===== flow/run.sh =====
#!/bin/bash
# the make line also repeats each setting of config.mk as NAME=value (left out here)
make -C /OpenROAD-flow-scripts/flow DESIGN_CONFIG=/design/flow/config.mk WORK_HOME=/design/flow/orfs CLKGATE_MAP_FILE= finish

===== flow/design.v =====
`timescale 1ns / 1ps
module signalReceive(clk, rst, SCK, MOSI, byteReceived, dataByte, SSEL);
input clk;
input rst;
input SCK, SSEL, MOSI;
output byteReceived;
output [7:0] dataByte;
reg [2:0] bitcnt;
reg byte_received;   
reg [7:0] byte_data_received;
assign byteReceived = byte_received;
assign dataByte = byte_data_received;
reg [2:0] SCKr;  
reg [2:0] SSELr;  
reg [1:0] MOSIr; 
always @(posedge clk) 
begin
  if (rst)
    SCKr <= 3'b000;
  else
    SCKr <= {SCKr[1:0], SCK};
end
wire SCK_risingedge = (SCKr[2:1]==2'b01);   
wire SCK_fallingedge = (SCKr[2:1]==2'b10);   
always @(posedge clk) 
begin
  if (rst)
    SSELr <= 3'b111;
  else
    SSELr <= {SSELr[1:0], SSEL};
end
wire SSEL_active = ~SSELr[1];   
wire SSEL_startmessage = (SSELr[2:1]==2'b10);   
wire SSEL_endmessage = (SSELr[2:1]==2'b01);   
always @(posedge clk) 
begin
  MOSIr <= {MOSIr[0], MOSI};
end
wire MOSI_data = MOSIr[1];
always @(posedge clk)
begin
  if(rst)
  begin
    bitcnt <= 3'b000;
  end
  else if(~SSEL_active)
  begin
    bitcnt <= 3'b000;
  end
  else
  begin
    if(SCK_risingedge)
    begin
      bitcnt <= bitcnt + 3'b001;
      byte_data_received <= {byte_data_received[6:0], MOSI_data};
    end
  end
end
always @(posedge clk)
begin    
  if (rst)
    byte_received <= 1'b0;
  else
    byte_received <= SSEL_active && SCK_risingedge && (bitcnt==3'b111);
end 
endmodule
module sending(clk, rst, SCK, MISO, SSEL, data, signalReceived, byteSent);
input clk;
input rst;
input SCK;
output MISO;
input SSEL;
input [7:0] data;
input signalReceived;
output byteSent;
reg byte_sent;
assign byteSent = byte_sent;
reg [7:0] byte_data_sent;
reg byte_sent_2clk;
reg [2:0] cnt;
reg [2:0] SCKr;  
always @(posedge clk) 
begin
 if (rst)
   SCKr <= 3'b000;
 else
   SCKr <= {SCKr[1:0], SCK};
end
wire SCK_risingedge = (SCKr[2:1]==2'b01);   
wire SCK_fallingedge = (SCKr[2:1]==2'b10);   
reg [2:0] SSELr;  
always @(posedge clk) 
begin
  if (rst)
    SSELr <= 3'b111;
  else
    SSELr <= {SSELr[1:0], SSEL};
end
wire SSEL_active = ~SSELr[1];   
wire SSEL_startmessage = (SSELr[2:1]==2'b10);   
wire SSEL_endmessage = (SSELr[2:1]==2'b01);   
always @(posedge clk) 
begin
  if(rst)
  begin
    cnt <= 3'b000;
    byte_data_sent <= 8'h00;
  end
  else if(signalReceived)
  begin
    if(~SSEL_active) 
    begin
      cnt<=3'b000;   
    end
    else
    begin
      if(byte_sent_2clk)
      begin
        byte_data_sent <= data;
      end
      if(SCK_risingedge)
      begin
        cnt <= cnt + 3'b001;
        byte_data_sent <= {byte_data_sent[6:0], 1'b0};
      end
    end
  end
end
always @(posedge clk)
begin
  if(rst)
  begin
    byte_sent_2clk <= 1'b0;
    byte_sent <= 1'b0;
  end
  else if(signalReceived)
  begin
    if (byte_sent_2clk)
    begin
      byte_sent_2clk <= 1'b0;
    end
    if (byte_sent)
    begin
      byte_sent_2clk <= 1'b1;
      byte_sent <= SSEL_active && SCK_risingedge && (cnt==3'b111);
    end
    else
    begin
      byte_sent <= SSEL_active && SCK_risingedge && (cnt==3'b111);
    end
  end
end
assign MISO = byte_data_sent[7];   
endmodule
`timescale 1ns / 1ps
module signalProcess(clk, rst, SCK, MOSI, MISO, SSEL);
input clk;
input rst;
input SCK, SSEL, MOSI;
output MISO;
wire [7:0] dataByte;
wire [7:0] sendByte;
reg [7:0] compressedX [63:0];
reg [6:0] inputCounter;
wire byte_received;
reg signalReceived;
wire byteSent;
integer i;
integer j;
assign sendByte = compressedX[j[5:0]];
signalReceive srA(.clk(clk), .rst(rst), .SCK(SCK), .MOSI(MOSI), .byteReceived(byte_received), .dataByte(dataByte), .SSEL(SSEL));
always @(posedge clk)
begin 
  if(rst)
  begin
    i <= 0;
    inputCounter <= 7'b0000000;
  end
  else if(~signalReceived)
  begin
    if(byte_received)
    begin
      i <= i+1;
      inputCounter <= inputCounter + 7'b0000001; 
    end
  end
end
always @(posedge clk)
begin 
  if(~rst && ~signalReceived && byte_received && i >= 0 && i < 64)
    compressedX[i[5:0]] <= dataByte;
end
always @(posedge clk)
begin
  if(rst)
    signalReceived <= 1'b0;
  else
    signalReceived <= (inputCounter == 7'b1000000);
end
sending sB(.clk(clk), .rst(rst), .SCK(SCK), .MISO(MISO), .SSEL(SSEL), .data(sendByte), .signalReceived(signalReceived), .byteSent(byteSent));
always @(posedge clk)
begin
  if(rst)
    j <= -1;
  else if(signalReceived)
  begin
    if(byteSent)
    begin
      j <= j+1;
    end 
  end
end
endmodule

===== flow/config.mk =====
export PLATFORM = sky130hd
export DESIGN_NAME = signalProcess
export DESIGN_NICKNAME = signalProcess
export VERILOG_FILES = /design/flow/design.v
export SDC_FILE = /design/flow/constraint.sdc
export NUM_CORES = 4
export LEC_CHECK = 0
export CAP_MARGIN = 20
export CORE_MARGIN = 2
export CORE_UTILIZATION = 17
export SLEW_MARGIN = 20

===== flow/constraint.sdc =====
create_clock -name core_clock -period 14.3 [get_ports {clk}]
set_input_delay 2.8600 -clock core_clock [delete_from_list [all_inputs] [get_ports {clk}]]
set_output_delay 2.8600 -clock core_clock [all_outputs]
set_load 0.01 [all_outputs]

==> summary.log, run 1 <==
qor: logic_synthesis.fa_ha_area_frac 0.00481
qor: placed_design.gpl_wtd_cong 0.810
qor: route.drc_errors 0
qor: power.static-leakage-power 0.00826 uW
qor: timing.grt_setup_unrepaired no
qor: clock_tree.clock_insertion_delay_worst_skew 0.63 ns
qor: min_path.min-delay-start srA.MOSIr[0]
qor: logic_synthesis.edf_count 520
qor: logic_synthesis.post_synth_instance_area 23,400 um2
qor: setup_path.timing.critical_path.fanout_max 76
qor: timing.final-max-slew-violation-count 0
qor: setup_path.cpLargestDelayFamily simple AND/OR/NAND/NOR gates
qor: min_path.worstHoldEndpoint srA.MOSIr[1]
qor: logic_synthesis.ys_ff 596
qor: setup_path.regToRegEndpoint sB.byte_data_sent[0]
qor: power.sw_frac_of_total 0.199
qor: timing.clock.fmax 0.174 GHz
qor: setup_path.ff2ff_path_depth 6
qor: status.run_status timing/DRC/antenna clean
qor: die.floorplan.core_area 137,000 um2
qor: grt.global_route.usage.total 0.0776
qor: power.clockNetworkPower 1560 uW
qor: job.warnings 29
qor: power.pg_comb 9.74 uW
qor: power.cell_internal_pwr 2760 uW
qor: route.detailed_route_wire_length_per_cell 17.6 um
qor: clock_tree.postCtsHoldBufs 0
qor: logic_synthesis.synth_nets 1,331
qor: logic_synthesis.simple_gate_share_of_the_synthesized_area 0.0710
qor: logic_synthesis.top_area_frac 0.668
qor: grt.antenna_found_initial 2
qor: die.die_width 375 um
qor: power.combinationalPowerShare 0.003
qor: logic_synthesis.synthesized_area_fraction_occupied_by_ao_oa_aoi_and_oai_cells 0.0269
qor: logic_synthesis.dominantRegCellSynth edfxtp_1
qor: setup_path.critPathKind input port to flop
qor: power.power_top_consumer registers
qor: setup_path.worst_setup_path_startpoint rst
qor: setup_path.critical_path.startpoint_type input port
qor: timing.worstMarginPinSlew 1.03 ns
qor: logic_synthesis.register_area_share_after_synthesis 0.733
qor: final_layout.area_growth_syn_to_layout 17.3%
qor: timing.hold_slack 0.328 ns
qor: clock_tree.path_clk_slew 0.06 ns
qor: final_layout.net_count_reported_at_finish 1,347
qor: power.power.density_cell_area 125 nW/um2
qor: timing.worst_clock_skew 0.0191 ns
qor: logic_synthesis.synth.cellmix.xorXnorShare 0.0127
qor: route.detail_route.iter0.violations 1,467
qor: power.p_clk_frac 0.455
qor: clock_tree.ctsLongestPathBuffers 3
qor: clock_tree.postCtsResizedCells 0
qor: grt.grt_first_pass_wirelength 82,500 um
qor: logic_synthesis.post-synth-top-area-cell edfxtp_1
qor: route.route.final.wire_length 55,900 um
qor: logic_synthesis.synthArstFlopShare 0
qor: min_path.min_delay_path_depth 0
qor: clock_tree.clock_tree.root_cell clkbuf_16
qor: setup_path.cp_slowest_cell nand4_1
qor: setup_path.wp_data_required 14.54 ns
qor: logic_synthesis.synth_cell_type_count 54
qor: timing.setup-violations-final 0
qor: timing.tns 0 ns
qor: logic_synthesis.synth.yosys.num_cells 1,317
qor: logic_synthesis.post_synth_mux_area_share 0.134
qor: timing.final_period_minus_worst_setup_slack 5.76 ns
qor: grt.first_global_vias 12.0k
qor: setup_path.critical-path-max-stage-delay 0.91 ns
qor: die.ios 6
qor: die.chip_footprint 141,000 um2
qor: grt.maximum_number_of_pins_on_one_net_before_global_route_repair 77
qor: job.maxCapViolCount 0
qor: logic_synthesis.ys_chip_area 23,400 um2
qor: setup_path.timing.critical_path.to_type flop
qor: route.drt-vias-per-instance 3.79
qor: logic_synthesis.syn-mean-instance-area 17.8 um2
qor: clock_tree.clock_tree.htree_level_count 2
qor: die.floorplanUtilization 0.171
qor: setup_path.r2r_setup_slack 10.60 ns
qor: power.power.sequential.fraction 0.542
qor: logic_synthesis.post_synth_main_logic_family multiplexers
qor: route.via_count 12.1k
qor: logic_synthesis.synthTopCellsByArea edfxtp_1 67%, mux4_2 12%, dfxtp_1 6.5%
qor: timing.final.period_utilization 0.403
qor: clock_tree.cts_setup_buffers 0
qor: placed_design.io_buffer_count 5
qor: logic_synthesis.syn_inst 1,317
qor: clock_tree.cts_num_sinks 596
qor: clock_tree.number_of_buffers_created_by_cts 60
qor: timing.final_hold_vio_count 0
qor: route.detail_route.antenna_diodes 0
qor: setup_path.cp.arrival 6.00 ns
qor: logic_synthesis.synth_warnings 3
qor: clock_tree.cts_tree built
qor: setup_path.worstPathCellList buf_2, buf_4, nor4_1, nand4_1, nor2_1, nand4_1, nor2_1
qor: grt.grt_overflow 0
qor: route.detail_route.first_pass.iterations 5
qor: die.floorplan.die.height 375 um
qor: power.power.net_switching 683 uW
qor: min_path.hold_path.class flop to flop
qor: placed_design.dp_hpwl 32,900 um
qor: setup_path.timing.critical_path.buf_inv 2
qor: power.ir_drop 0.0000977 V
qor: setup_path.critical_path.endpoint compressedX[6][7]
qor: timing.relative_slew_margins 0.310
qor: setup_path.crit_cells 7
qor: die.fp_rows 136
qor: route.route.antenna.remaining_nets 0
qor: logic_synthesis.ys_top_cells_by_count 520 x edfxtp_1, 131 x nor2_1, 126 x mux4_2
qor: logic_synthesis.yosysMostFrequentCell edfxtp_1
qor: power.pwr.group.sequential 1860 uW
==> layer usage <==
metal | track usage | vias to the layer above | wire, um
met5 | 0 | - | 21
met4 | 0.0243 | 4 | 1410
met3 | 0.0177 | 89 | 4190
met2 | 0.123 | 471 | 26300
met1 | 0.105 | 6227 | 24000
li1 | - | 5271 | -
==> through the flow <==
stage               setup WS (ns)  utilization  cell area (um2)  instances  total power (uW)
floorplan                    9.75            -            23400       1317              1910
global placement             7.94        0.186            25500       3065              1910
detailed placement           7.91        0.186            25500       3065              1910
CTS                          8.60        0.200            27400       3179              3470
global route                 8.35        0.200            27400       3179              3530
finish                       8.54        0.200            27400       3179              3440
==> cell type report <==
| type | count | area, um2 |
|---|---|---|
| Clock buffer | 71 | 1540 |
| Clock inverter | 43 | 434 |
| Fill cell | 14300 | 110000 |
| Inverter | 11 | 41.3 |
| Multi-Input combinational cell | 641 | 5840 |
| Sequential cell | 596 | 17100 |
| Tap cell | 1794 | 2240 |
| Timing Repair Buffer | 23 | 180 |
==> run 2, diff against run 1 <==
- CORE_UTILIZATION: 17 -> 18
- clock period: 14.3 -> 13.2 ns (I/O delays scaled with it)
==> run 2 against run 1 <==
Die size is 5.5% lower. Clock skew about the same. Sequential share of layout area shrank 0.082 points. Flip-flop count did not move. Setup slack lost 0.95 ns. Highest routed layer unchanged. Largest cell class unchanged. First-iteration DRC count rose by 6.5%. Critical path depth unchanged. Synthesized area did not move.
==> summary.log, run 2 <==
qor: power.pg_comb 11.5 uW
qor: route.drc_errors 0 [unchanged]
qor: logic_synthesis.synth_warnings 3 [unchanged]
qor: grt.antenna_found_initial 1 [-1]
qor: route.detail_route.iter0.violations 1,562 [+6.5%]
qor: setup_path.timing.critical_path.buf_inv 2 [unchanged]
qor: setup_path.critical_path.startpoint_type input port
qor: logic_synthesis.synthArstFlopShare 0 [unchanged]
qor: logic_synthesis.simple_gate_share_of_the_synthesized_area 0.0710 [unchanged]
qor: clock_tree.postCtsResizedCells 0 [unchanged]
qor: logic_synthesis.yosysMostFrequentCell edfxtp_1
qor: min_path.min_delay_path_depth 0 [unchanged]
qor: grt.first_global_vias 12.4k [+3.3%]
qor: setup_path.cp.arrival 5.86 ns [-0.14 ns]
qor: job.maxCapViolCount 0 [unchanged]
qor: power.cell_internal_pwr 3100 uW [+12%]
qor: setup_path.crit_cells 7 [unchanged]
qor: setup_path.r2r_start signalReceived
qor: clock_tree.number_of_buffers_created_by_cts 58 [-3.3%]
qor: setup_path.timing.critical_path.fanout_max 76 [unchanged]
qor: grt.maximum_number_of_pins_on_one_net_before_global_route_repair 77 [unchanged]
qor: logic_synthesis.syn_inst 1,317 [unchanged]
qor: clock_tree.ctsLongestPathBuffers 3 [unchanged]
qor: logic_synthesis.register_area_share_after_synthesis 0.733 [unchanged]
qor: final_layout.fin_cells 3,122 [-1.8%]
qor: logic_synthesis.ys_top_cells_by_count 520 x edfxtp_1, 131 x nor2_1, 126 x mux4_2
qor: logic_synthesis.post_synth_instance_area 23,400 um2 [unchanged]
qor: timing.worst_clock_skew 0.0194 ns [+0.000299 ns]
qor: setup_path.ff2ff_path_depth 6 [unchanged]
qor: clock_tree.clock_tree.htree_level_count 2 [unchanged]
qor: route.route.final.wire_length 58,500 um [+4.6%]
qor: die.ios 6 [unchanged]
qor: logic_synthesis.ys_chip_area 23,400 um2 [unchanged]
qor: setup_path.cp_slowest_cell nand3_1
qor: route.drt-vias-per-instance 3.92 [+3.2%]
qor: power.power.density_cell_area 139 nW/um2 [+11%]
qor: die.floorplan.core_area 129,000 um2 [-5.7%]
qor: clock_tree.cts_setup_buffers 0 [unchanged]
qor: setup_path.regToRegEndpoint compressedX[53][3]
qor: timing.tns 0 ns [unchanged]
qor: logic_synthesis.synth_nets 1,331 [unchanged]
qor: power.combinationalPowerShare 0.003 [about the same]
qor: timing.relative_slew_margins 0.287 [-0.0227]
qor: placed_design.placed_cells 3,013 [-1.7%]
qor: setup_path.cpLargestDelayFamily simple AND/OR/NAND/NOR gates
qor: route.route.antenna.remaining_nets 0 [unchanged]
qor: setup_path.r2r_setup_slack 9.58 ns [-1.02 ns]
qor: timing.final_hold_vio_count 0 [unchanged]
qor: placed_design.gpl_wtd_cong 0.819 [+1.2%]
qor: timing.final_period_minus_worst_setup_slack 5.61 ns
qor: power.clockNetworkPower 1790 uW [+15%]
qor: clock_tree.postCtsHoldBufs 0 [unchanged]
qor: power.power.net_switching 728 uW [+6.6%]
qor: timing.setup-violations-final 0 [unchanged]
qor: route.detail_route.antenna_diodes 0 [unchanged]
qor: clock_tree.clock_insertion_delay_worst_skew 0.62 ns [about the same]
qor: placed_design.dp_hpwl 35,300 um [+7.3%]
qor: grt.grt_first_pass_wirelength 85,300 um [+3.4%]
qor: timing.final-max-slew-violation-count 0 [unchanged]
qor: logic_synthesis.post_synth_main_logic_family multiplexers
qor: logic_synthesis.ys_ff 596 [unchanged]
qor: power.power.sequential.fraction 0.528 [-0.014]
qor: timing.worstMarginPinSlew 1.07 ns [+0.0342 ns]
qor: placed_design.io_buffer_count 5 [unchanged]
qor: setup_path.wp_data_required 13.45 ns [-1.09 ns]
qor: die.die_width 364 um [-2.8%]
qor: die.floorplanUtilization 0.181 [+0.0103]
qor: logic_synthesis.syn-mean-instance-area 17.8 um2 [unchanged]
qor: die.floorplan.die.height 364 um [-2.8%]
qor: logic_synthesis.post-synth-top-area-cell edfxtp_1
qor: logic_synthesis.edf_count 520 [unchanged]
qor: logic_synthesis.dominantRegCellSynth edfxtp_1
qor: logic_synthesis.top_area_frac 0.668 [unchanged]
qor: clock_tree.cts_num_sinks 596 [unchanged]
qor: min_path.min-delay-start srA.MOSIr[0]
qor: logic_synthesis.synth.cellmix.xorXnorShare 0.0127 [unchanged]
qor: power.p_clk_frac 0.469 [+0.014]
qor: die.fp_rows 132 [-2.9%]
qor: logic_synthesis.synth.yosys.num_cells 1,317 [unchanged]
qor: timing.hold_slack 0.335 ns [+0.00708 ns]
qor: setup_path.worst_setup_path_startpoint rst
qor: final_layout.area_growth_syn_to_layout 17.4%
qor: min_path.worstHoldEndpoint srA.MOSIr[1]
qor: grt.grt_overflow 0 [unchanged]
qor: final_layout.final_core_util 0.213 [+0.0124]
qor: setup_path.timing.critical_path.to_type flop
qor: final_layout.net_count_reported_at_finish 1,345 [-0.15%]
qor: route.via_count 12.2k [+1.3%]
qor: timing.final.period_utilization 0.425 [+0.0223]
qor: logic_synthesis.synth_cell_type_count 54 [unchanged]
qor: clock_tree.clock_tree.root_cell clkbuf_16
qor: setup_path.critPathKind input port to flop
qor: min_path.hold_path.class flop to flop
qor: job.warnings 29 [unchanged]
qor: power.sw_frac_of_total 0.190 [-0.00829]
qor: timing.grt_setup_unrepaired no
qor: power.ir_drop 0.000107 V [+10%]
qor: route.detailed_route_wire_length_per_cell 18.8 um [+6.5%]
qor: logic_synthesis.post_synth_mux_area_share 0.134 [unchanged]
qor: logic_synthesis.fa_ha_area_frac 0.00481 [unchanged]
qor: setup_path.critical_path.endpoint compressedX[53][3]
qor: setup_path.cpMostUsedCell nor2_1
qor: grt.global_route.usage.total 0.0862 [+0.00862]
qor: clock_tree.path_clk_slew 0.06 ns [about the same]
qor: timing.clock.fmax 0.178 GHz
qor: power.power_top_consumer registers
qor: logic_synthesis.synthesized_area_fraction_occupied_by_ao_oa_aoi_and_oai_cells 0.0269 [unchanged]
qor: clock_tree.cts_tree built
qor: setup_path.critical-path-max-stage-delay 0.92 ns [about the same]
qor: setup_path.worstPathCellList buf_2, buf_4, nor4_1, nand4_1, nor2_1, nand3_1, nor2_1
qor: status.run_status timing/DRC/antenna clean
qor: power.static-leakage-power 0.00830 uW [+0.50%]
qor: route.detail_route.first_pass.iterations 5 [unchanged]
qor: logic_synthesis.synthTopCellsByArea edfxtp_1 67%, mux4_2 12%, dfxtp_1 6.5%
qor: power.pwr.group.sequential 2020 uW [+9%]
qor: die.chip_footprint 133,000 um2 [-5.5%]
==> run 2: area by class of cell <==
type / count / area [um2]
Clock inverter: 43 / 576
Inverter: 11 / 41.3
Sequential cell: 596 / 17100
Clock buffer: 66 / 1500
Timing Repair Buffer: 23 / 180
Tap cell: 1742 / 2180
Multi-Input combinational cell: 641 / 5840
Fill cell: 13500 / 102000
==> run 2: routing by layer <==
layer | vias up | track usage | wire length [um]
li1 | 5258 | - | -
met5 | - | 0 | 7
met1 | 6283 | 0.109 | 23400
met2 | 584 | 0.150 | 29300
met4 | 2 | 0.0282 | 1500
met3 | 97 | 0.0138 | 4410
==> run 2: metrics by stage <==
step / setup slack, ns / total power [uW] / instance area, um2
4_1_cts: 7.57 / 3850 / 27500
3_3_place_gp: 6.95 / 2070 / 25400
6_report: 7.59 / 3830 / 27500
3_5_place_dp: 6.90 / 2070 / 25400
2_1_floorplan: 8.87 / 2070 / 23400
5_1_grt: 7.39 / 3920 / 27500
==> run 3, diff against run 2 <==
- ABC_AREA: default -> 0
- CAP_MARGIN: 20 -> 30
- CORE_MARGIN: 2 -> 3
- CORE_UTILIZATION: 18 -> 16
- TNS_END_PERCENT: default -> 5
- clock period: 13.2 -> 3.1 ns (I/O delays scaled with it)
==> run 3 against run 2 <==
First-iteration DRC count down 16%. Via count increased by 0.83%. Clock skew is 0.0053 ns higher. Power grew to 4.2 times the previous value. Cell area increased by 4.1%.
==> summary.log, run 3 <==
qor: status.run_status timing/DRC/antenna clean
qor: logic_synthesis.synthArstFlopShare 0 [unchanged]
qor: setup_path.r2r_setup_slack 0.36 ns [-9.22 ns]
qor: timing.clock.fmax 0.364 GHz
qor: power.p_clk_frac 0.458 [-0.011]
qor: route.via_count 12.3k [+0.83%]
qor: grt.global_route.usage.total 0.0708 [-0.0154]
qor: final_layout.area.sequential 17,100 um2 [unchanged]
qor: power.combinationalPowerShare 0.003 [about the same]
qor: setup_path.wp_data_required 3.62 ns [-9.83 ns]
qor: timing.final_period_minus_worst_setup_slack 2.74 ns
qor: logic_synthesis.simple_gate_share_of_the_synthesized_area 0.0710 [unchanged]
qor: power.ir_drop 0.000404 V [+280%]
qor: min_path.min-delay-start srA.MOSIr[0]
qor: logic_synthesis.synth_nets 1,331 [unchanged]
qor: setup_path.ff2ff_path_depth 7 [+1]
qor: route.detailed_route_wire_length_per_cell 16.0 um [-15%]
qor: power.cell_internal_pwr 12,900 uW [+320%]
qor: setup_path.cpLargestDelayFamily AND-OR/OR-AND gates
qor: timing.tns 0 ns [unchanged]
qor: clock_tree.cts_num_sinks 596 [unchanged]
qor: logic_synthesis.fa_ha_area_frac 0.00481 [unchanged]
qor: clock_tree.ctsLongestPathBuffers 3 [unchanged]
qor: route.route.final.wire_length 54,100 um [-7.5%]
qor: setup_path.crit_cells 7 [unchanged]
qor: job.maxCapViolCount 0 [unchanged]
qor: placed_design.gpl_wtd_cong 0.790 [-3.5%]
qor: timing.grt_setup_unrepaired no
qor: clock_tree.clock_insertion_delay_worst_skew 0.63 ns [about the same]
qor: timing.final_hold_vio_count 0 [unchanged]
qor: route.detail_route.iter0.violations 1,311 [-16%]
qor: setup_path.critical_path.endpoint sB.byte_data_sent[5]
qor: final_layout.net_count_reported_at_finish 1,449 [+7.7%]
qor: die.ios 6 [unchanged]
qor: setup_path.critPathKind flop to flop
qor: clock_tree.path_clk_slew 0.07 ns [about the same]
qor: logic_synthesis.syn_inst 1,317 [unchanged]
qor: timing.final-max-slew-violation-count 0 [unchanged]
qor: grt.grt_util_met2 0.112 [-0.0373]
qor: die.floorplan.die.height 388 um [+6.5%]
qor: power.power.sequential.fraction 0.539 [+0.011]
qor: min_path.min_delay_path_depth 0 [unchanged]
qor: route.route.antenna.remaining_nets 0 [unchanged]
qor: logic_synthesis.synth_warnings 3 [unchanged]
qor: power.power_top_consumer registers
qor: logic_synthesis.top_area_frac 0.668 [unchanged]
qor: clock_tree.postCtsResizedCells 0 [unchanged]
qor: timing.worst_clock_skew 0.0246 ns [+0.00525 ns]
qor: logic_synthesis.post-synth-top-area-cell edfxtp_1
qor: grt.gr_layer_usage_met1 0.0951 [-0.0138]
qor: clock_tree.cts_tree built
qor: logic_synthesis.post_synth_instance_area 23,400 um2 [unchanged]
qor: logic_synthesis.edf_count 520 [unchanged]
qor: logic_synthesis.synth.cellmix.xorXnorShare 0.0127 [unchanged]
qor: logic_synthesis.ys_ff 596 [unchanged]
qor: logic_synthesis.syn-mean-instance-area 17.8 um2 [unchanged]
qor: grt.grt.busiest_layer met2
qor: logic_synthesis.synthesized_area_fraction_occupied_by_ao_oa_aoi_and_oai_cells 0.0269 [unchanged]
qor: clock_tree.cts_setup_buffers 0 [unchanged]
qor: logic_synthesis.ys_top_cells_by_count 520 x edfxtp_1, 131 x nor2_1, 126 x mux4_2
qor: power.static-leakage-power 0.00892 uW [+7.5%]
qor: clock_tree.postCtsHoldBufs 0 [unchanged]
qor: min_path.hold_path.class flop to flop
qor: timing.worstMarginPinSlew 0.823 ns [-0.244 ns]
qor: clock_tree.clock_tree.htree_level_count 2 [unchanged]
qor: route.detail_route.first_pass.iterations 5 [unchanged]
qor: grt.maximum_number_of_pins_on_one_net_before_global_route_repair 76 [-1.3%]
qor: final_layout.layout.filler_cells 15.3k [+13%]
qor: power.power.net_switching 3060 uW [+320%]
qor: placed_design.dp_hpwl 34,300 um [-3.0%]
qor: setup_path.cpMostUsedCell buf_4
qor: grt.first_global_vias 12.5k [+1.0%]
qor: logic_synthesis.register_area_share_after_synthesis 0.733 [unchanged]
qor: grt.antenna_found_initial 1 [unchanged]
qor: timing.setup-violations-final 0 [unchanged]
qor: clock_tree.clock_tree.root_cell clkbuf_16
qor: power.power.density_cell_area 559 nW/um2 [+300%]
qor: power.pwr.group.sequential 8600 uW [+330%]
qor: setup_path.critical_path.startpoint_type flop
qor: grt.globalRouteMet3Util 0.0152 [+0.00138]
qor: logic_synthesis.dominantRegCellSynth edfxtp_1
qor: logic_synthesis.post_synth_main_logic_family multiplexers
qor: final_layout.area_growth_syn_to_layout 22.2%
qor: job.warnings 29 [unchanged]
qor: logic_synthesis.synthTopCellsByArea edfxtp_1 67%, mux4_2 12%, dfxtp_1 6.5%
qor: logic_synthesis.post_synth_mux_area_share 0.134 [unchanged]
qor: logic_synthesis.ys_chip_area 23,400 um2 [unchanged]
qor: power.pg_comb 47.0 uW
qor: setup_path.cp_slowest_cell dfxtp_2
qor: placed_design.io_buffer_count 5 [unchanged]
qor: die.floorplan.core_area 144,000 um2 [+12%]
qor: die.die_width 388 um [+6.5%]
qor: setup_path.worstPathCellList clkinv_1, buf_4, buf_4, nand2_1, o221ai_1, a221o_1, a221oi_1
qor: logic_synthesis.synth_cell_type_count 54 [unchanged]
qor: clock_tree.number_of_buffers_created_by_cts 59 [+1.7%]
qor: final_layout.multi_input_comb_area 5840 um2 [unchanged]
qor: logic_synthesis.synth.yosys.num_cells 1,317 [unchanged]
qor: timing.final.period_utilization 0.885 [+0.460]
qor: die.chip_footprint 151,000 um2 [+14%]
qor: route.drc_errors 0 [unchanged]
qor: setup_path.regToRegEndpoint sB.byte_data_sent[5]
qor: setup_path.cp.arrival 3.26 ns [-2.60 ns]
qor: timing.relative_slew_margins 0.452 [+0.164]
qor: setup_path.timing.critical_path.to_type flop
qor: power.sw_frac_of_total 0.192 [+0.00131]
qor: power.p_total 16,000 uW [+320%]
qor: grt.grt_overflow 0 [unchanged]
qor: min_path.worstHoldEndpoint srA.MOSIr[1]
qor: setup_path.timing.critical_path.buf_inv 3 [+1]
qor: route.drt-vias-per-instance 3.64 [-7.1%]
qor: logic_synthesis.yosysMostFrequentCell edfxtp_1
qor: setup_path.critical-path-max-stage-delay 0.69 ns [-0.23 ns]
qor: die.floorplanUtilization 0.162 [-0.0191]
qor: grt.grt_first_pass_wirelength 82,100 um [-3.7%]
qor: setup_path.timing.critical_path.fanout_max 24 [-68%]
qor: power.clockNetworkPower 7320 uW [+310%]
qor: die.fp_rows 139 [+5.3%]
run 3: metrics by stage:
step / setup WS (ns) / area, um2 / hold WS, ns / utilization / cells
after global placement: 0.329 / 26500 / 0.320 / 0.184 / 3275
after CTS: 0.370 / 28600 / 0.336 / 0.198 / 3387
after detailed placement: 0.268 / 26500 / 0.322 / 0.184 / 3276
after floorplan: 0.786 / 23400 / 0.310 / - / 1317
final: 0.356 / 28600 / 0.330 / 0.198 / 3389
after global routing: 0.217 / 28600 / 0.338 / 0.198 / 3389
run 3: final cells by class:
type                    instances  share of cell area
clock buffers                  94              0.0625
repair buffers                126              0.0404
clock inverters                17             0.00810
inverters                      11             0.00144
well taps                    1903              0.0833
multi-input cells             641               0.204
flip-flops and latches        596               0.600
diodes                          1           0.0000875
run 3: layer usage:
metal | wire length (um) | vias up
li1 | - | 5465
met1 | 23500 | 6342
met2 | 25100 | 415
met3 | 3690 | 104
met4 | 1830 | 0
met5 | 0 | -
==> run 4, diff against run 3 <==
- ABC_AREA: 0 -> default
- CAP_MARGIN: 30 -> 20
- CORE_MARGIN: 3 -> 2
- CORE_UTILIZATION: 16 -> 72
- CTS_CLUSTER_SIZE: default -> 97
- TNS_END_PERCENT: 5 -> default
- clock period: 3.1 -> 10.6 ns (I/O delays scaled with it)
==> run 4 against run 3 <==
Clock power decreased by 73%. Synthesized area unchanged. Cell area decreased by 11%. Utilization rose by 61 points. First-iteration DRC count is 53% higher. Die size fell by 77%. Clock-buffer cell count shrank 15. Critical path depth is 1 lower. Worst hold slack improved by 0.0057 ns. Critical endpoint is now compressedX[19][7]. Largest cell class unchanged.
==> summary.log, run 4 <==
qor: clock_tree.postCtsResizedCells 0 [unchanged]
qor: status.run_status timing/DRC/antenna clean
qor: timing.final.period_utilization 0.427 [-0.458]
qor: route.detail_route.antenna_diodes 0 [-1]
qor: power.power.density_cell_area 175 nW/um2 [-69%]
qor: job.warnings 31 [+6.9%]
qor: setup_path.critPathKind input port to flop
qor: route.detail_route.first_pass.iterations 8 [+3]
qor: power.pg_comb 14.0 uW
qor: setup_path.timing.critical_path.fanout_max 8 [-67%]
qor: timing.final_hold_vio_count 0 [unchanged]
qor: final_layout.multi_input_comb_area 5850 um2 [about the same]
qor: grt.first_global_vias 12.5k [-0.17%]
qor: power.power_top_consumer registers
qor: logic_synthesis.post_synth_instance_area 23,400 um2 [unchanged]
qor: die.die_width 184 um [-53%]
qor: power.p_clk_frac 0.436 [-0.022]
qor: die.fp_rows 65 [-53%]
qor: die.chip_footprint 33,900 um2 [-77%]
qor: clock_tree.cts_num_sinks 596 [unchanged]
qor: logic_synthesis.synth.cellmix.xorXnorShare 0.0127 [unchanged]
qor: setup_path.critical-path-max-stage-delay 0.87 ns [+0.18 ns]
qor: logic_synthesis.dominantRegCellSynth edfxtp_1
qor: logic_synthesis.post_synth_main_logic_family multiplexers
qor: placed_design.dp_hpwl 31,300 um [-8.5%]
qor: route.route.final.wire_length 55,400 um [+2.4%]
qor: timing.relative_slew_margins 0.336 [-0.115]
qor: route.detailed_route_wire_length_per_cell 30.7 um [+92%]
qor: min_path.min_delay_path_depth 0 [unchanged]
qor: logic_synthesis.yosysMostFrequentCell edfxtp_1
qor: die.ios 6 [unchanged]
qor: logic_synthesis.synth_cell_type_count 54 [unchanged]
qor: clock_tree.ctsLongestPathBuffers 3 [unchanged]
qor: timing.setup-violations-final 0 [unchanged]
qor: logic_synthesis.syn_inst 1,317 [unchanged]
qor: logic_synthesis.ys_top_cells_by_count 520 x edfxtp_1, 131 x nor2_1, 126 x mux4_2
qor: clock_tree.postCtsHoldBufs 0 [unchanged]
qor: power.clockNetworkPower 1950 uW [-73%]
qor: setup_path.critical_path.startpoint_type input port
qor: logic_synthesis.ys_chip_area 23,400 um2 [unchanged]
qor: route.via_count 12.9k [+4.3%]
qor: setup_path.timing.critical_path.to_type flop
qor: logic_synthesis.post-synth-top-area-cell edfxtp_1
qor: placed_design.gpl_wtd_cong 0.930 [+18%]
qor: setup_path.crit_cells 6 [-1]
qor: route.detail_route.iter0.violations 2,001 [+53%]
qor: grt.antenna_found_initial 0 [-1]
qor: final_layout.area_growth_syn_to_layout 9.21%
qor: logic_synthesis.synth.yosys.num_cells 1,317 [unchanged]
qor: logic_synthesis.synthArstFlopShare 0 [unchanged]
qor: logic_synthesis.fa_ha_area_frac 0.00481 [unchanged]
qor: clock_tree.path_clk_slew 0.06 ns [about the same]
qor: logic_synthesis.edf_count 520 [unchanged]
qor: logic_synthesis.top_area_frac 0.668 [unchanged]
qor: placed_design.placement.cell_area 23,800 um2 [-10%]
qor: job.maxCapViolCount 0 [unchanged]
qor: power.cell_internal_pwr 3640 uW [-72%]
qor: setup_path.r2r_start i[9]
qor: power.pwr.group.sequential 2520 uW [-71%]
qor: power.sw_frac_of_total 0.187 [-0.00423]
qor: final_layout.area.sequential 17,100 um2 [unchanged]
qor: setup_path.critical_path.endpoint compressedX[19][7]
qor: setup_path.cpLargestDelayFamily simple AND/OR/NAND/NOR gates
qor: die.floorplan.die.height 184 um [-53%]
qor: setup_path.worstPathCellList buf_2, nor4_1, nand4_1, nor2_1, nand4_1, nor2_1
qor: clock_tree.cts_setup_buffers 0 [unchanged]
qor: logic_synthesis.synthesized_area_fraction_occupied_by_ao_oa_aoi_and_oai_cells 0.0269 [unchanged]
qor: min_path.min-delay-start srA.MOSIr[0]
qor: power.power.net_switching 840 uW [-73%]
qor: logic_synthesis.post_synth_mux_area_share 0.134 [unchanged]
qor: timing.final_period_minus_worst_setup_slack 4.53 ns
qor: grt.maximum_number_of_pins_on_one_net_before_global_route_repair 76 [unchanged]
qor: min_path.hold_path.class flop to flop
qor: timing.tns 0 ns [unchanged]
qor: setup_path.r2r_setup_slack 7.06 ns [+6.70 ns]
qor: placed_design.io_buffer_count 5 [unchanged]
qor: final_layout.postLayoutCellArea 25,500 um2 [-11%]
qor: power.combinationalPowerShare 0.003 [about the same]
qor: logic_synthesis.simple_gate_share_of_the_synthesized_area 0.0710 [unchanged]
qor: setup_path.cp.arrival 4.74 ns [+1.48 ns]
qor: clock_tree.clock_insertion_delay_worst_skew 0.59 ns [-0.04 ns]
qor: grt.grt_first_pass_wirelength 82,600 um [+0.55%]
qor: timing.worstMarginPinSlew 0.992 ns [+0.170 ns]
qor: setup_path.timing.critical_path.buf_inv 1 [-2]
qor: timing.final-max-slew-violation-count 0 [unchanged]
qor: final_layout.layout.filler_cells 1,621 [-89%]
qor: timing.postLayoutSetupSlackWorst 6.07 ns [+5.72 ns]
qor: timing.grt_setup_unrepaired no
qor: clock_tree.number_of_buffers_created_by_cts 55 [-6.8%]
qor: logic_synthesis.syn-mean-instance-area 17.8 um2 [unchanged]
qor: min_path.worstHoldEndpoint srA.MOSIr[1]
qor: timing.worst_clock_skew 0.0231 ns [-0.00153 ns]
qor: setup_path.ff2ff_path_depth 5 [-2]
qor: logic_synthesis.synthTopCellsByArea edfxtp_1 67%, mux4_2 12%, dfxtp_1 6.5%
qor: die.floorplanUtilization 0.736 [+0.573]
qor: setup_path.worst_setup_path_startpoint rst
qor: power.power.sequential.fraction 0.561 [+0.022]
qor: setup_path.wp_data_required 10.81 ns [+7.19 ns]
qor: clock_tree.clock_tree.root_cell clkbuf_16
qor: grt.global_route.usage.total 0.343 [+0.272]
qor: logic_synthesis.ys_ff 596 [unchanged]
qor: logic_synthesis.register_area_share_after_synthesis 0.733 [unchanged]
qor: setup_path.cp_slowest_cell nor2_1
qor: route.drc_errors 0 [unchanged]
qor: power.ir_drop 0.000143 V [-64%]
qor: placed_design.post-place-ws 5.61 ns [+5.34 ns]
qor: power.static-leakage-power 0.00818 uW [-8.2%]
qor: final_layout.net_count_reported_at_finish 1,343 [-7.3%]
qor: power.p_total 4480 uW [-72%]
qor: timing.clock.fmax 0.221 GHz
qor: logic_synthesis.synth_nets 1,331 [unchanged]
qor: setup_path.regToRegEndpoint compressedX[19][7]
qor: die.floorplan.core_area 31,800 um2 [-78%]
qor: logic_synthesis.synth_warnings 3 [unchanged]
qor: route.drt-vias-per-instance 7.11 [+96%]
qor: clock_tree.cts_tree built
qor: grt.grt_overflow 0 [unchanged]
qor: clock_tree.clock_tree.htree_level_count 2 [unchanged]
qor: route.route.antenna.remaining_nets 0 [unchanged]
[run 4: cell type report]
| type | instances | area share |
|---|---|---|
| clock buffers | 79 | 0.0615 |
| flip-flops and latches | 596 | 0.671 |
| repair buffers | 24 | 0.00735 |
| multi-input cells | 641 | 0.229 |
| clock inverters | 22 | 0.00813 |
| well taps | 435 | 0.0213 |
| inverters | 11 | 0.00162 |
[run 4: per-stage QoR]
stage          std cells  utilization  hold WS (ns)
6_report            1808        0.803         0.336
5_1_grt             1808        0.803         0.343
4_1_cts             1808        0.803         0.340
3_5_place_dp        1707        0.747         0.318
3_3_place_gp        1707        0.747         0.332
2_1_floorplan       1317            -         0.310
[run 4: routing by layer]
metal	vias up	part of all wire	wire length (um)	track usage
met2	958	0.48	26500	0.535
met4	0	0.034	1870	0.116
met3	125	0.11	6040	0.0684
met5	-	0	0	0
li1	5238	-	-	-
met1	6539	0.38	21100	0.500
==> run 5, diff against run 4 <==
- CAP_MARGIN: 20 -> 40
- CELL_PAD_IN_SITES_GLOBAL_PLACEMENT: default -> 0
- CTS_CLUSTER_DIAMETER: default -> 89
- CTS_CLUSTER_SIZE: 97 -> 17
- GPL_ROUTABILITY_DRIVEN: default -> 1
- GPL_TIMING_DRIVEN: default -> 1
- MIN_ROUTING_LAYER: default -> met1
- PLACE_DENSITY: default -> 0.37
- SETUP_SLACK_MARGIN: default -> 0.39
- SLEW_MARGIN: 20 -> 10
- TNS_END_PERCENT: default -> 60
- clock period: 10.6 -> 2.52 ns (I/O delays scaled with it)
==> run 5 against run 4 <==
Utilization increased by 4.2 points. Final cell count is 6.9% higher. Clock power increased to 3.2 times the previous value. Largest cell class unchanged. Die size stayed put. Worst hold slack improved by 0.011 ns. Global-route usage shrank 1.2 points. Sequential share of layout area decreased by 3.3 points. Synthesized cell count unchanged. Critical endpoint is now sB.byte_data_sent[2]. Clock skew grew 0.00094 ns.
==> summary.log, run 5 <==
qor: status.run_status timing/DRC/antenna clean
qor: placed_design.dp_hpwl 32,100 um [+2.4%]
qor: logic_synthesis.post-synth-top-area-cell edfxtp_1
qor: logic_synthesis.synth.cellmix.xorXnorShare 0.0127 [unchanged]
qor: logic_synthesis.dominantRegCellSynth edfxtp_1
qor: min_path.hold_path.class flop to flop
qor: power.cell_internal_pwr 13,800 uW [+280%]
qor: clock_tree.path_clk_slew 0.08 ns [+0.02 ns]
qor: clock_tree.clock_tree.root_cell clkbuf_16
qor: power.combinationalPowerShare 0.004 [about the same]
qor: grt.grt_overflow 0 [unchanged]
qor: setup_path.timing.critical_path.buf_inv 3 [+2]
qor: min_path.min-delay-start srA.MOSIr[0]
qor: setup_path.ff2ff_path_depth 7 [+2]
qor: grt.grt_first_pass_wirelength 80,600 um [-2.5%]
qor: die.floorplanUtilization 0.736 [unchanged]
qor: logic_synthesis.fa_ha_area_frac 0.00481 [unchanged]
qor: timing.postLayoutSetupSlackWorst 0.277 ns [-5.80 ns]
qor: power.ir_drop 0.000731 V [+410%]
qor: logic_synthesis.edf_count 520 [unchanged]
qor: route.detailed_route_wire_length_per_cell 29.0 um [-5.6%]
qor: final_layout.net_count_reported_at_finish 1,486 [+11%]
qor: job.maxCapViolCount 0 [unchanged]
qor: clock_tree.clock_insertion_delay_worst_skew 0.57 ns [-0.02 ns]
qor: setup_path.r2r_setup_slack 0.28 ns [-6.78 ns]
qor: timing.final_hold_vio_count 0 [unchanged]
qor: logic_synthesis.top_area_frac 0.668 [unchanged]
qor: final_layout.area_growth_syn_to_layout 14.9%
qor: grt.maximum_number_of_pins_on_one_net_before_global_route_repair 76 [unchanged]
qor: power.power_top_consumer registers
qor: setup_path.cp_slowest_cell a221o_1
qor: route.route.antenna.remaining_nets 0 [unchanged]
qor: logic_synthesis.ys_ff 596 [unchanged]
qor: die.floorplan.die.height 184 um [unchanged]
qor: logic_synthesis.syn_inst 1,317 [unchanged]
qor: setup_path.wp_data_required 2.99 ns [-7.82 ns]
qor: logic_synthesis.ys_top_cells_by_count 520 x edfxtp_1, 131 x nor2_1, 126 x mux4_2
qor: timing.worstMarginPinSlew 0.789 ns [-0.204 ns]
qor: logic_synthesis.post_synth_mux_area_share 0.134 [unchanged]
qor: die.chip_footprint 33,900 um2 [unchanged]
qor: job.warnings 34 [+9.7%]
qor: die.ios 6 [unchanged]
qor: route.detail_route.first_pass.iterations 6 [-2]
qor: setup_path.regToRegEndpoint sB.byte_data_sent[2]
qor: route.drc_errors 0 [unchanged]
qor: power.pwr.group.sequential 10,600 uW [+320%]
qor: power.power.sequential.fraction 0.623 [+0.062]
qor: logic_synthesis.post_synth_main_logic_family multiplexers
qor: power.power.density_cell_area 631 nW/um2 [+260%]
qor: clock_tree.postCtsHoldBufs 0 [unchanged]
qor: power.sw_frac_of_total 0.188 [+0.000812]
qor: placed_design.post-place-ws 0.0465 ns [-5.56 ns]
qor: power.p_clk_frac 0.373 [-0.063]
qor: logic_synthesis.yosysMostFrequentCell edfxtp_1
qor: setup_path.crit_cells 7 [+1]
qor: clock_tree.cts_tree built
qor: route.route.final.wire_length 56,000 um [+0.97%]
qor: setup_path.critPathKind flop to flop
qor: clock_tree.clock_tree.htree_level_count 2 [unchanged]
qor: logic_synthesis.synthTopCellsByArea edfxtp_1 67%, mux4_2 12%, dfxtp_1 6.5%
qor: die.fp_rows 65 [unchanged]
qor: power.pg_comb 60.5 uW
qor: logic_synthesis.synth_cell_type_count 54 [unchanged]
qor: logic_synthesis.syn-mean-instance-area 17.8 um2 [unchanged]
qor: logic_synthesis.synthArstFlopShare 0 [unchanged]
qor: setup_path.critical-path-max-stage-delay 0.48 ns [-0.39 ns]
qor: timing.final_period_minus_worst_setup_slack 2.24 ns
qor: placed_design.io_buffer_count 5 [unchanged]
qor: grt.first_global_vias 13.1k [+4.7%]
qor: timing.worst_clock_skew 0.0240 ns [+0.000944 ns]
qor: die.die_width 184 um [unchanged]
qor: timing.final-max-slew-violation-count 0 [unchanged]
qor: timing.setup-violations-final 0 [unchanged]
qor: logic_synthesis.ys_chip_area 23,400 um2 [unchanged]
qor: logic_synthesis.simple_gate_share_of_the_synthesized_area 0.0710 [unchanged]
qor: setup_path.cp.arrival 2.72 ns [-2.02 ns]
qor: setup_path.timing.critical_path.fanout_max 24 [+16]
qor: logic_synthesis.synth_nets 1,331 [unchanged]
qor: clock_tree.ctsLongestPathBuffers 3 [unchanged]
qor: min_path.worstHoldEndpoint srA.MOSIr[1]
qor: logic_synthesis.register_area_share_after_synthesis 0.733 [unchanged]
qor: logic_synthesis.synth_warnings 3 [unchanged]
qor: timing.clock.fmax 0.446 GHz
qor: setup_path.worstPathCellList buf_12, clkinv_1, buf_4, nand2_2, o221ai_2, a221o_1, a221oi_2
qor: route.detail_route.antenna_diodes 0 [unchanged]
qor: timing.tns 0 ns [unchanged]
qor: placed_design.gpl_wtd_cong 0.888 [-4.5%]
qor: clock_tree.cts_num_sinks 596 [unchanged]
qor: route.detail_route.iter0.violations 1,825 [-8.8%]
qor: timing.grt_setup_unrepaired yes
qor: min_path.min_delay_path_depth 0 [unchanged]
qor: route.drt-vias-per-instance 6.85 [-3.8%]
qor: logic_synthesis.post_synth_instance_area 23,400 um2 [unchanged]
qor: timing.final.period_utilization 0.890 [+0.463]
qor: logic_synthesis.synthesized_area_fraction_occupied_by_ao_oa_aoi_and_oai_cells 0.0269 [unchanged]
qor: clock_tree.number_of_buffers_created_by_cts 41 [-25%]
qor: power.clockNetworkPower 6330 uW [+220%]
qor: final_layout.layout.filler_cells 1,404 [-13%]
qor: power.static-leakage-power 0.00889 uW [+8.6%]
qor: die.floorplan.core_area 31,800 um2 [unchanged]
qor: setup_path.critical_path.startpoint_type flop
qor: setup_path.timing.critical_path.to_type flop
qor: route.via_count 13.2k [+2.9%]
qor: power.power.net_switching 3190 uW [+280%]
qor: grt.antenna_found_initial 0 [unchanged]
qor: timing.relative_slew_margins 0.474 [+0.138]
qor: grt.global_route.usage.total 0.331 [-0.0119]
qor: logic_synthesis.synth.yosys.num_cells 1,317 [unchanged]
qor: setup_path.critical_path.endpoint sB.byte_data_sent[2]
qor: setup_path.cpLargestDelayFamily AND-OR/OR-AND gates
## run 5: what timing repair did
item,in CTS,in global routing
gates resized,22,88
pin swaps,2,16
cloned,2,2
setup buffers,15,15
setup endpoints to repair,109,493
## run 5: routing by layer
metal / track usage / routed length [um] / vias up
met5: 0 / 0 / -
met4: 0.115 / 2470 / 0
met3: 0.0664 / 5780 / 176
met2: 0.540 / 27600 / 850
met1: 0.458 / 20100 / 6685
li1: - / - / 5522
## run 5: final cells by class
class	count	area, um2	area share
Timing Repair Buffer	181	1810	0.0673
Sequential cell	596	17200	0.638
Clock inverter	2	25.0	0.000931
Inverter	11	42.5	0.00158
Tap cell	435	544	0.0203
Clock buffer	67	1170	0.0434
Multi-Input combinational cell	641	6130	0.228
## run 5: per-stage QoR
step	hold WS [ns]	instance area, um2	total power, uW	instances	utilization
2_1_floorplan	0.310	23400	10800	1317	-
3_3_place_gp	0.313	24800	10800	1828	0.781
3_5_place_dp	0.318	24900	10800	1830	0.782
4_1_cts	0.347	26400	17000	1916	0.829
5_1_grt	0.362	26900	17300	1933	0.845
6_report	0.347	26900	17000	1933	0.845
==> run 6, diff against run 5 <==
- ABC_AREA: default -> 1
- CAP_MARGIN: 40 -> 20
- CELL_PAD_IN_SITES_GLOBAL_PLACEMENT: 0 -> default
- CTS_CLUSTER_DIAMETER: 89 -> default
- CTS_CLUSTER_SIZE: 17 -> default
- GPL_ROUTABILITY_DRIVEN: 1 -> default
- GPL_TIMING_DRIVEN: 1 -> default
- MIN_ROUTING_LAYER: met1 -> default
- PLACE_DENSITY: 0.37 -> default
- SETUP_SLACK_MARGIN: 0.39 -> default
- SLEW_MARGIN: 10 -> 20
- TNS_END_PERCENT: 60 -> default
- clock period: 2.52 -> 7.55 ns (I/O delays scaled with it)
==> run 6 against run 5 <==
Sequential share of layout area increased by 1.2 points. Cell area decreased by 1.9%. Register-to-register slack improved by 3.8 ns. Clock skew increased by 0.0033 ns. Via count increased by 25%. Sequential power decreased by 67%. Power decreased by 63%. Utilization decreased by 5.5 points. Critical endpoint is now compressedX[10][1]. Largest power group unchanged.
==> summary.log, run 6 <==
qor: status.run_status timing/DRC/antenna clean
qor: clock_tree.clock_tree.htree_level_count 2 [unchanged]
qor: clock_tree.number_of_buffers_created_by_cts 56 [+37%]
qor: logic_synthesis.syn-mean-instance-area 11.1 um2 [-38%]
qor: die.fp_rows 67 [+3.1%]
qor: power.power.density_cell_area 240 nW/um2 [-62%]
qor: setup_path.critical-path-max-stage-delay 0.92 ns [+0.44 ns]
qor: final_layout.fin_cells 2,647 [+37%]
qor: route.detail_route.first_pass.iterations 8 [+2]
qor: setup_path.ff2ff_path_depth 5 [-2]
qor: final_layout.net_count_reported_at_finish 2,167 [+46%]
qor: timing.final_period_minus_worst_setup_slack 4.56 ns
qor: logic_synthesis.synthArstFlopShare 0 [unchanged]
qor: logic_synthesis.synth_nets 2,204 [+66%]
qor: timing.final.period_utilization 0.604 [-0.286]
qor: logic_synthesis.dominantRegCellSynth edfxtp_1
qor: setup_path.crit_cells 7 [unchanged]
qor: timing.tns 0 ns [unchanged]
qor: logic_synthesis.synth_cell_type_count 35 [-35%]
qor: setup_path.cpMostUsedCell nor2_1
qor: logic_synthesis.post-synth-top-area-cell edfxtp_1
qor: power.power_top_consumer registers
qor: logic_synthesis.ys_ff 596 [unchanged]
qor: clock_tree.postCtsHoldBufs 0 [unchanged]
qor: logic_synthesis.synth_warnings 3 [unchanged]
qor: timing.clock.fmax 0.219 GHz
qor: timing.grt_setup_unrepaired no
qor: power.power.net_switching 1200 uW [-62%]
qor: setup_path.cp_slowest_cell nand3_1
qor: clock_tree.path_clk_slew 0.06 ns [-0.02 ns]
qor: route.detail_route.iter0.violations 2,029 [+11%]
qor: final_layout.layout.filler_cells 2,101 [+50%]
qor: power.pwr.group.sequential 3530 uW [-67%]
qor: timing.worst_clock_skew 0.0273 ns [+0.00327 ns]
qor: logic_synthesis.synthTopCellsByArea edfxtp_1 64%, nand2_1 10%, nand3_1 10%
qor: power.clockNetworkPower 2770 uW [-56%]
qor: power.combinationalPowerShare 0.003 [about the same]
qor: logic_synthesis.simple_gate_share_of_the_synthesized_area 0.242 [+0.171]
qor: logic_synthesis.synth.cellmix.xorXnorShare 0.00506 [-0.00767]
qor: clock_tree.clock_insertion_delay_worst_skew 0.62 ns [+0.05 ns]
qor: min_path.hold_path.class flop to flop
qor: setup_path.cp.arrival 4.78 ns [+2.06 ns]
qor: setup_path.timing.critical_path.fanout_max 43 [+79%]
qor: setup_path.regToRegEndpoint compressedX[10][1]
qor: final_layout.postLayoutCellArea 26,400 um2 [-1.9%]
qor: logic_synthesis.ys_chip_area 24,200 um2 [+3.6%]
qor: die.floorplan.core_area 33,400 um2 [+4.9%]
qor: route.detailed_route_wire_length_per_cell 21.9 um [-25%]
qor: grt.grt_first_pass_wirelength 88,500 um [+9.9%]
qor: logic_synthesis.fa_ha_area_frac 0.00465 [-0.000169]
qor: clock_tree.ctsLongestPathBuffers 3 [unchanged]
qor: final_layout.final_core_util 0.790 [-0.0550]
qor: die.floorplanUtilization 0.726 [-0.00908]
qor: setup_path.wp_data_required 7.78 ns [+4.79 ns]
qor: logic_synthesis.top_area_frac 0.644 [-0.0234]
qor: logic_synthesis.synth.yosys.num_cells 2,190 [+66%]
qor: min_path.min_delay_path_depth 0 [unchanged]
qor: logic_synthesis.post_synth_mux_area_share 0 [-0.134]
qor: placed_design.gpl_wtd_cong 0.902 [+1.5%]
qor: route.via_count 16.5k [+25%]
qor: setup_path.critPathKind input port to flop
qor: min_path.worstHoldEndpoint srA.MOSIr[1]
qor: setup_path.critical_path.startpoint_type input port
qor: timing.final_hold_vio_count 0 [unchanged]
qor: power.pg_comb 19.2 uW
qor: setup_path.timing.critical_path.to_type flop
qor: setup_path.worst_setup_path_startpoint rst
qor: route.route.final.wire_length 57,800 um [+3.3%]
qor: grt.antenna_found_initial 1 [+1]
qor: grt.grt_overflow 0 [unchanged]
qor: grt.maximum_number_of_pins_on_one_net_before_global_route_repair 145 [+91%]
qor: die.ios 6 [unchanged]
qor: placed_design.dp_hpwl 33,000 um [+2.7%]
qor: logic_synthesis.post_synth_instance_area 24,200 um2 [+3.6%]
qor: clock_tree.cts_num_sinks 596 [unchanged]
qor: job.warnings 37 [+8.8%]
qor: setup_path.timing.critical_path.buf_inv 2 [-1]
qor: placed_design.io_buffer_count 5 [unchanged]
qor: grt.first_global_vias 15.8k [+21%]
qor: setup_path.r2r_start i[17]
qor: timing.worstMarginPinSlew 1.13 ns [+0.340 ns]
qor: placed_design.placement.cell_area 24,500 um2 [-1.5%]
qor: route.detail_route.antenna_diodes 0 [unchanged]
qor: logic_synthesis.ys_top_cells_by_count 664 x nand2_1, 520 x edfxtp_1, 488 x nand3_1
qor: power.ir_drop 0.000221 V [-70%]
qor: die.chip_footprint 35,100 um2 [+3.5%]
qor: clock_tree.cts_tree built
qor: power.static-leakage-power 0.00929 uW [+4.5%]
qor: route.drt-vias-per-instance 6.24 [-8.9%]
qor: logic_synthesis.syn_inst 2,190 [+66%]
qor: die.die_width 187 um [+1.8%]
qor: logic_synthesis.edf_count 520 [unchanged]
qor: placed_design.placed_cells 2,542 [+39%]
qor: logic_synthesis.yosysMostFrequentCell nand2_1
qor: min_path.min-delay-start srA.MOSIr[0]
qor: timing.final-max-slew-violation-count 0 [unchanged]
qor: route.drc_errors 0 [unchanged]
qor: power.sw_frac_of_total 0.190 [+0.00138]
qor: clock_tree.cts_setup_buffers 0 [-15]
qor: setup_path.critical_path.endpoint compressedX[10][1]
qor: logic_synthesis.register_area_share_after_synthesis 0.707 [-0.0256]
qor: final_layout.area_growth_syn_to_layout 8.76%
qor: setup_path.cpLargestDelayFamily simple AND/OR/NAND/NOR gates
qor: setup_path.r2r_setup_slack 4.04 ns [+3.76 ns]
qor: clock_tree.clock_tree.root_cell clkbuf_16
qor: die.floorplan.die.height 187 um [+1.8%]
qor: route.route.antenna.remaining_nets 0 [unchanged]
qor: job.maxCapViolCount 0 [unchanged]
qor: setup_path.worstPathCellList clkdlybuf4s50_1, buf_4, nor4_1, nand4_1, nor2_1, nand3_1, nor2_1
qor: power.cell_internal_pwr 5120 uW [-63%]
qor: grt.global_route.usage.total 0.337 [+0.00563]
qor: logic_synthesis.post_synth_main_logic_family simple AND/OR/NAND/NOR gates
qor: timing.setup-violations-final 0 [unchanged]
qor: clock_tree.postCtsResizedCells 0 [-100%]
qor: timing.relative_slew_margins 0.245 [-0.229]
qor: power.power.sequential.fraction 0.559 [-0.064]
qor: power.p_clk_frac 0.438 [+0.065]
qor: logic_synthesis.synthesized_area_fraction_occupied_by_ao_oa_aoi_and_oai_cells 0.0119 [-0.0150]
run 6: metrics by stage:
| step | power [uW] | hold WS (ns) | setup WS [ns] |
|---|---|---|---|
| 2_1_floorplan | 3610 | 0.310 | 4.27 |
| 3_3_place_gp | 3620 | 0.310 | 2.70 |
| 3_5_place_dp | 3620 | 0.316 | 2.57 |
| 4_1_cts | 6330 | 0.354 | 3.14 |
| 5_1_grt | 6460 | 0.354 | 2.96 |
| 6_report | 6320 | 0.345 | 2.99 |
run 6: layer usage:
layer	wire, um	vias up	GRT usage
met5	12	-	0
met4	2330	2	0.134
met3	6270	175	0.0769
met2	27300	935	0.545
met1	21900	7837	0.451
li1	-	7566	-
run 6: final cells by class:
type	instances	area (um2)	area share
clock inverter	29	210	0.00797
inverter	54	213	0.00807
tap	448	561	0.0213
timing repair buffer	24	216	0.00821
multi-input combinational	1421	6380	0.242
sequential	596	17100	0.650
clock buffer	75	1630	0.0619
==> run 7, diff against run 6 <==
- ABC_AREA: 1 -> 0
- CELL_PAD_IN_SITES_DETAIL_PLACEMENT: default -> 0
- CORE_ASPECT_RATIO: default -> 0.61
- CORE_UTILIZATION: 72 -> 46
- CTS_CLUSTER_SIZE: default -> 74
- GPL_TIMING_DRIVEN: default -> 1
- MIN_ROUTING_LAYER: default -> met1
- PLACE_DENSITY: default -> 0.52
- SETUP_SLACK_MARGIN: default -> 0.13
- TNS_END_PERCENT: default -> 55
- clock period: 7.55 -> 6.62 ns (I/O delays scaled with it)
==> run 7 against run 6 <==
Still clean. Critical path depth did not move. Via count fell by 25%. Clock power rose by 18%. Non-clock buffer count rose by 3. Power rose by 16%. Synthesized cell count fell by 40%. Cell area fell by 1.6%. Clock skew fell by 0.010 ns. Flip-flop count did not move. Utilization fell by 27 points. Sequential share of layout area rose by 1.1 points. First-iteration DRC count fell by 14%. Critical path type unchanged. Largest power group unchanged. Highest routed layer unchanged.
==> summary.log, run 7 <==
qor: setup_path.cpLargestDelayFamily simple AND/OR/NAND/NOR gates
qor: final_layout.final_core_util 0.517 [-0.273]
qor: power.pg_comb 22.6 uW
qor: die.ios 6 [unchanged]
qor: route.detail_route.antenna_diodes 0 [unchanged]
qor: clock_tree.number_of_buffers_created_by_cts 54 [-3.6%]
qor: die.floorplanUtilization 0.467 [-0.260]
qor: power.p_clk_frac 0.447 [+0.009]
qor: logic_synthesis.syn-mean-instance-area 17.8 um2 [+60%]
qor: route.drc_errors 0 [unchanged]
qor: setup_path.r2r_start i[10]
qor: timing.setup-violations-final 0 [unchanged]
qor: route.detail_route.iter0.violations 1,751 [-14%]
qor: timing.hold_slack 0.333 ns [-0.0124 ns]
qor: clock_tree.clock_tree.htree_level_count 2 [unchanged]
qor: logic_synthesis.top_area_frac 0.668 [+0.0234]
qor: die.die_width 293 um [+56%]
qor: route.route.antenna.remaining_nets 0 [unchanged]
qor: die.floorplan.die.height 180 um [-3.9%]
qor: placed_design.dp_hpwl 37,000 um [+12%]
qor: setup_path.cp.arrival 4.30 ns [-0.48 ns]
qor: final_layout.postLayoutCellArea 25,900 um2 [-1.6%]
qor: logic_synthesis.fa_ha_area_frac 0.00481 [+0.000169]
qor: placed_design.gpl_wtd_cong 0.879 [-2.5%]
qor: setup_path.critical-path-max-stage-delay 0.93 ns [about the same]
qor: route.highest_layer met5
qor: final_layout.area_growth_syn_to_layout 10.9%
qor: setup_path.r2r_setup_slack 2.99 ns [-1.05 ns]
qor: setup_path.timing.critical_path.to_type flop
qor: job.warnings 29 [-22%]
qor: route.detail_route.first_pass.iterations 5 [-3]
qor: setup_path.regToRegEndpoint compressedX[42][3]
qor: power.sw_frac_of_total 0.191 [+0.00138]
qor: logic_synthesis.post-synth-top-area-cell edfxtp_1
qor: clock_tree.cts_setup_buffers 0 [unchanged]
qor: logic_synthesis.synth_nets 1,331 [-40%]
qor: min_path.min-delay-start srA.MOSIr[0]
qor: setup_path.critPathKind input port to flop
qor: grt.antenna_found_initial 1 [unchanged]
qor: power.static-leakage-power 0.00823 uW [-11%]
qor: timing.final-max-slew-violation-count 0 [unchanged]
qor: logic_synthesis.synth_warnings 3 [unchanged]
qor: power.combinationalPowerShare 0.003 [about the same]
qor: setup_path.critical_path.endpoint compressedX[42][3]
qor: logic_synthesis.syn_inst 1,317 [-40%]
qor: setup_path.crit_cells 7 [unchanged]
qor: route.route.final.wire_length 60,500 um [+4.6%]
qor: logic_synthesis.post_synth_main_logic_family multiplexers
qor: placed_design.placement.cell_area 24,100 um2 [-1.6%]
qor: logic_synthesis.yosysMostFrequentCell edfxtp_1
qor: power.clockNetworkPower 3270 uW [+18%]
qor: min_path.hold_path.class flop to flop
qor: timing.final_period_minus_worst_setup_slack 4.08 ns
qor: min_path.worstHoldEndpoint srA.MOSIr[1]
qor: power.power.sequential.fraction 0.550 [-0.009]
qor: setup_path.timing.critical_path.fanout_max 37 [-14%]
qor: logic_synthesis.ys_ff 596 [unchanged]
qor: timing.tns 0 ns [unchanged]
qor: placed_design.post-place-ws 1.87 ns [-0.699 ns]
qor: timing.worst_clock_skew 0.0169 ns [-0.0104 ns]
qor: clock_tree.clock_tree.root_cell clkbuf_16
qor: logic_synthesis.register_area_share_after_synthesis 0.733 [+0.0256]
qor: grt.first_global_vias 11.9k [-25%]
qor: logic_synthesis.synth_cell_type_count 54 [+54%]
qor: logic_synthesis.ys_chip_area 23,400 um2 [-3.5%]
qor: grt.grt_first_pass_wirelength 87,600 um [-1.0%]
qor: power.cell_internal_pwr 5920 uW [+16%]
qor: placed_design.io_buffer_count 5 [unchanged]
qor: setup_path.wp_data_required 6.83 ns [-0.95 ns]
qor: logic_synthesis.ys_top_cells_by_count 520 x edfxtp_1, 131 x nor2_1, 126 x mux4_2
qor: clock_tree.postCtsHoldBufs 0 [unchanged]
qor: logic_synthesis.dominantRegCellSynth edfxtp_1
qor: timing.clock.fmax 0.245 GHz
qor: logic_synthesis.post_synth_instance_area 23,400 um2 [-3.5%]
qor: min_path.min_delay_path_depth 0 [unchanged]
qor: setup_path.worstPathCellList buf_2, buf_4, nor4_1, nand4_1, nor2_1, nand4_1, nor2_1
qor: logic_synthesis.post_synth_mux_area_share 0.134 [+0.134]
qor: route.via_count 12.3k [-25%]
qor: power.power.density_cell_area 282 nW/um2 [+18%]
qor: route.detailed_route_wire_length_per_cell 29.7 um [+36%]
qor: timing.worstMarginPinSlew 1.04 ns [-0.0857 ns]
qor: final_layout.net_count_reported_at_finish 1,345 [-38%]
qor: die.fp_rows 64 [-4.5%]
qor: logic_synthesis.synth.cellmix.xorXnorShare 0.0127 [+0.00767]
qor: power.ir_drop 0.000189 V [-14%]
qor: logic_synthesis.synthArstFlopShare 0 [unchanged]
qor: timing.final_hold_vio_count 0 [unchanged]
qor: power.pwr.group.sequential 4030 uW [+14%]
qor: logic_synthesis.edf_count 520 [unchanged]
qor: clock_tree.clock_insertion_delay_worst_skew 0.60 ns [-0.02 ns]
qor: power.power.net_switching 1400 uW [+17%]
qor: timing.postLayoutSetupSlackWorst 2.54 ns [-0.453 ns]
qor: grt.grt_overflow 0 [unchanged]
qor: setup_path.ff2ff_path_depth 5 [unchanged]
qor: timing.grt_setup_unrepaired no
qor: logic_synthesis.synthesized_area_fraction_occupied_by_ao_oa_aoi_and_oai_cells 0.0269 [+0.0150]
qor: route.detail_route.wirelength.met1 30,500 um [+39%]
qor: setup_path.worst_setup_path_startpoint rst
qor: clock_tree.postCtsResizedCells 0 [unchanged]
qor: power.power_top_consumer registers
qor: logic_synthesis.synthTopCellsByArea edfxtp_1 67%, mux4_2 12%, dfxtp_1 6.5%
qor: timing.relative_slew_margins 0.303 [+0.0572]
qor: status.run_status timing/DRC/antenna clean
qor: die.floorplan.core_area 50,100 um2 [+50%]
qor: setup_path.cp_slowest_cell nor2_1
qor: job.maxCapViolCount 0 [unchanged]
qor: route.wl_met3 5090 um [-19%]
qor: timing.final.period_utilization 0.617 [+0.0128]
qor: route.dr_wl_met2 24,200 um [-11%]
qor: grt.maximum_number_of_pins_on_one_net_before_global_route_repair 85 [-41%]
qor: grt.global_route.usage.total 0.231 [-0.105]
qor: logic_synthesis.simple_gate_share_of_the_synthesized_area 0.0710 [-0.171]
qor: setup_path.timing.critical_path.buf_inv 2 [unchanged]
qor: clock_tree.cts_tree built
qor: clock_tree.cts_num_sinks 596 [unchanged]
qor: setup_path.critical_path.startpoint_type input port
qor: logic_synthesis.synth.yosys.num_cells 1,317 [-40%]
qor: route.drt-vias-per-instance 6.06 [-2.9%]
qor: clock_tree.path_clk_slew 0.06 ns [about the same]
qor: clock_tree.ctsLongestPathBuffers 3 [unchanged]
qor: die.chip_footprint 52,700 um2 [+50%]
qor: final_layout.layout.filler_cells 4,015 [+91%]
==> run 7: cell type report <==
| type | count | area, um2 | share of cell area |
|---|---|---|---|
| Tap cell | 660 | 826 | 0.0318 |
| Clock inverter | 26 | 309 | 0.0119 |
| Timing Repair Buffer | 27 | 230 | 0.00888 |
| Sequential cell | 596 | 17100 | 0.661 |
| Multi-Input combinational cell | 641 | 5840 | 0.225 |
| Inverter | 11 | 41.3 | 0.00159 |
| Clock buffer | 76 | 1540 | 0.0593 |
==> run 7: routing by layer <==
layer / global-route usage / up-vias
met5: 0 / -
met1: 0.396 / 6508
met3: 0.0511 / 54
met4: 0.0353 / 2
li1: - / 5248
met2: 0.301 / 534
==> run 7: metrics by stage <==
step	std cells	power (uW)
6_report	2037	7320
5_1_grt	2037	7530
4_1_cts	2037	7370
3_5_place_dp	1935	4130
3_3_place_gp	1934	4130
2_1_floorplan	1317	4120
No activity file was given, so power comes from the tool's default toggle rates.
